before:
## fpgaminer_top
module fpgaminer_top (clk, rst, midstate, data, mask, golden_nonce, golden_valid);
Size in the first run: about 4200 flip-flops, about 420 I/O pins, roughly 190000 µm² of cells after synthesis.
clock: 7.97 ns
lec_check: 0
cap_margin: 20
core_margin: 2
core_utilization: 68
cts_cluster_size: 68
slew_margin: 20
run.sh (not shown) runs the stock make flow with config.mk's settings and CLKGATE_MAP_FILE=.
The flow ended early for before: it failed with a tool error in global routing (5_1_grt).
> inputs changed (before -> after)
- CTS_CLUSTER_SIZE: 68 -> unset
- SETUP_SLACK_MARGIN: unset -> 1.56
- MAX_ROUTING_LAYER: unset -> met4
- the clock period (ns, I/O delays scaled along): 7.97 -> 6.06
### Flow results
Status(before) = ERROR, stage = global routing (5_1_grt)
Status: after FAILED at global routing (5_1_grt) (tool error)
Area of the die: before vs after identical
before -> after: core footprint delta 0, exact match
The total of cells resized after clock tree synthesis in after is 1.7 times that in before.
Between before and after, the post-synthesis chip area from yosys does not differ in any meaningful way.
Half-perimeter wire length after placement, after vs before: up slightly
after — CTS buffer count about 0.75% lower, before as reference
Comparing after against before, there is no change at all in adder and majority gate portion of the synthesized area.
Summary — number of buffers added for setup after CTS, after relative to before: higher, by 59.
Looking only at number of placed instances, taps included, and setting everything else aside, the higher value of after and before goes to after.

Starting RTL as in the previous note.
Design fpgaminer_top, start of the top module:
module fpgaminer_top (clk, rst, midstate, data, mask, golden_nonce, golden_valid);
export LEC_CHECK = 0
export ABC_AREA = 0
export CAP_MARGIN = 20
export CORE_ASPECT_RATIO = 0.99
export CORE_MARGIN = 2
export CORE_UTILIZATION = 58
export MAX_ROUTING_LAYER = met4
export MIN_ROUTING_LAYER = met1
export PLACE_DENSITY = 0.61
export SLEW_MARGIN = 40
create_clock -name core_clock -period 9.97 [get_ports {clk}]
The starting point finished with timing, DRC and antenna clean.
Then changed:
--- a/flow/config.mk
+++ b/flow/config.mk
@@ -10,7 +10,8 @@
 export CORE_ASPECT_RATIO = 0.99
 export CORE_MARGIN = 2
-export CORE_UTILIZATION = 58
+export CORE_UTILIZATION = 68
 export MAX_ROUTING_LAYER = met4
 export MIN_ROUTING_LAYER = met1
 export PLACE_DENSITY = 0.61
+export SETUP_SLACK_MARGIN = 2.96
 export SLEW_MARGIN = 40
This time the run aborted during global routing (5_1_grt) with ODB-0269.
Die size fell by 15%.
Synthesized area does not change.
Synthesized cell count is unchanged.

Starting RTL as in the previous note.
make LEC_CHECK=0 ABC_AREA=1 CAP_MARGIN=20 CORE_ASPECT_RATIO=0.99 CORE_MARGIN=2 CORE_UTILIZATION=72 CTS_CLUSTER_DIAMETER=38 CTS_CLUSTER_SIZE=13 MIN_ROUTING_LAYER=met1 PLACE_DENSITY=0.78 SETUP_SLACK_MARGIN=1.64 SLEW_MARGIN=20 finish   # period 10.8 ns
The starting point failed in global routing (5_1_grt).
==> next run, changes <==
- ABC_AREA: 1 -> not set
- CORE_ASPECT_RATIO: 0.99 -> not set
- CORE_UTILIZATION: 72 -> 45
- CTS_CLUSTER_DIAMETER: 38 -> not set
- CTS_CLUSTER_SIZE: 13 -> not set
- MIN_ROUTING_LAYER: met1 -> not set
- PLACE_DENSITY: 0.78 -> 0.6
- SETUP_SLACK_MARGIN: 1.64 -> not set
- clock period: 10.8 -> 12.0 ns (I/O delays scaled with it)
Outcome:
- The new run finished clean
- die size rose by well over a third
- area after synthesis fell by a few percent
- synthesized cell count fell by a quarter to a third

## build 10
Starting RTL as in the previous note.
Settings: LEC_CHECK=0, ABC_AREA=1, CAP_MARGIN=20, CORE_ASPECT_RATIO=0.99, CORE_MARGIN=2, CORE_UTILIZATION=72, CTS_CLUSTER_DIAMETER=366, CTS_CLUSTER_SIZE=13, MIN_ROUTING_LAYER=met1, PLACE_DENSITY=0.78, SETUP_SLACK_MARGIN=1.47, SLEW_MARGIN=25; clock period 10.8 ns.
Build 10 did not make it past global routing, where a tool error ended it.
Setup changes, build 10 to build 28
- PLACE_DENSITY changed from 0.78 to 0.6
- SETUP_SLACK_MARGIN removed (was 1.47)
- CTS_CLUSTER_DIAMETER removed (was 366)
- CORE_ASPECT_RATIO removed (was 0.99)
- SLEW_MARGIN changed from 25 to 20
- MIN_ROUTING_LAYER removed (was met1)
- CORE_UTILIZATION changed from 72 to 27
- ABC_AREA removed (was 1)
- CTS_CLUSTER_SIZE removed (was 13)
- the clock period (ns, I/O delays scaled along) changed from 10.8 to 10.9
## What came out
Build 28: no failed stages, no open violations at the end
The post-synth net total of build 28 falls short of that of build 10 by about 25%.
Taking build 10 as the reference, in build 28 post-synthesis chip area from yosys lost about 2.8%; share of synthesized area occupied by flip-flops and latches picked up an extra 1.3 points.
CTS buffer count (build 28 over build 10): increase, about 27%
In build 28 relative to build 10, area after synthesis had gone down by a few percent.
| placed cell area | build 28 vs build 10 | about 2.5% higher |
Synthesized cell count in build 28 is about 27% below build 10.
Build 28 vs build 10 on horizontal extent of the die: build 28 is the higher one.
Inputs modified between build 28 and build 51:
- CORE_UTILIZATION now 45, was 27
==> results <==
Build 51 ended up with a lower horizontal extent of the die than build 28 did. Of build 51 and build 28, the run reporting the higher number of diodes added for antenna fixing was build 51. The actual transition at the worst max-transition pin number comes out higher for build 51 vs build 28. Looking only at number of cells traversed by the worst register-to-register path, and setting everything else aside, the higher value of build 51 and build 28 goes to build 28. Of build 51 and build 28, the lower number of standard cells in the layout, taps in and fillers out belongs to build 51. Of build 51 and build 28, the run reporting the higher total detailed-routing wirelength was build 28. Post-route worst setup slack | build 51 below build 28. The cell area in build 51 sits 5800 um^2 below the value recorded for build 28. Diff build 28 -> build 51: fmax -2.7 MHz.
Modified inputs, build 97 compared to build 51
- swapping 45 for 71 in CORE_UTILIZATION
- putting CTS_CLUSTER_SIZE at 68 where nothing was set
- putting SETUP_SLACK_MARGIN at 2.03 where nothing was set
- clearing PLACE_DENSITY, which used to be 0.6
- swapping 10.9 for 7.03 in the clock period (ns, I/O delays scaled along)
Build 51 finished every stage and its layout cleared the timing, DRC and antenna checks.
Tool error GRT-0232 stopped build 97 during global routing; no final results.
On number of gates resized after CTS, the lower figure sits with build 51, not build 97.
Relative to build 51, the chip width measured on build 97 has decreased by more than 10%.
Of the two candidates, build 51 has the worse detailed-placement wirelength estimate and build 97 the better one.
Diff build 51 -> build 97 | routability-driven placement congestion ratio | increase of 0.14
Build 97: placeable core region is about 37% lower than what build 51 reported.
Cmp build 51 and build 97 / number of buffers inserted by post-CTS setup repair / lower: build 51
Comparing build 51 and build 97, the higher die area is on build 51.
Diff build 51 -> build 97 | number of buffers added by the clock tree synthesis step | decrease of 40
Looking only at worst slack after detailed placement, and setting everything else aside, the higher value of build 51 and build 97 goes to build 51.
Vertical extent of the die: build 97 vs build 51 down about 20%
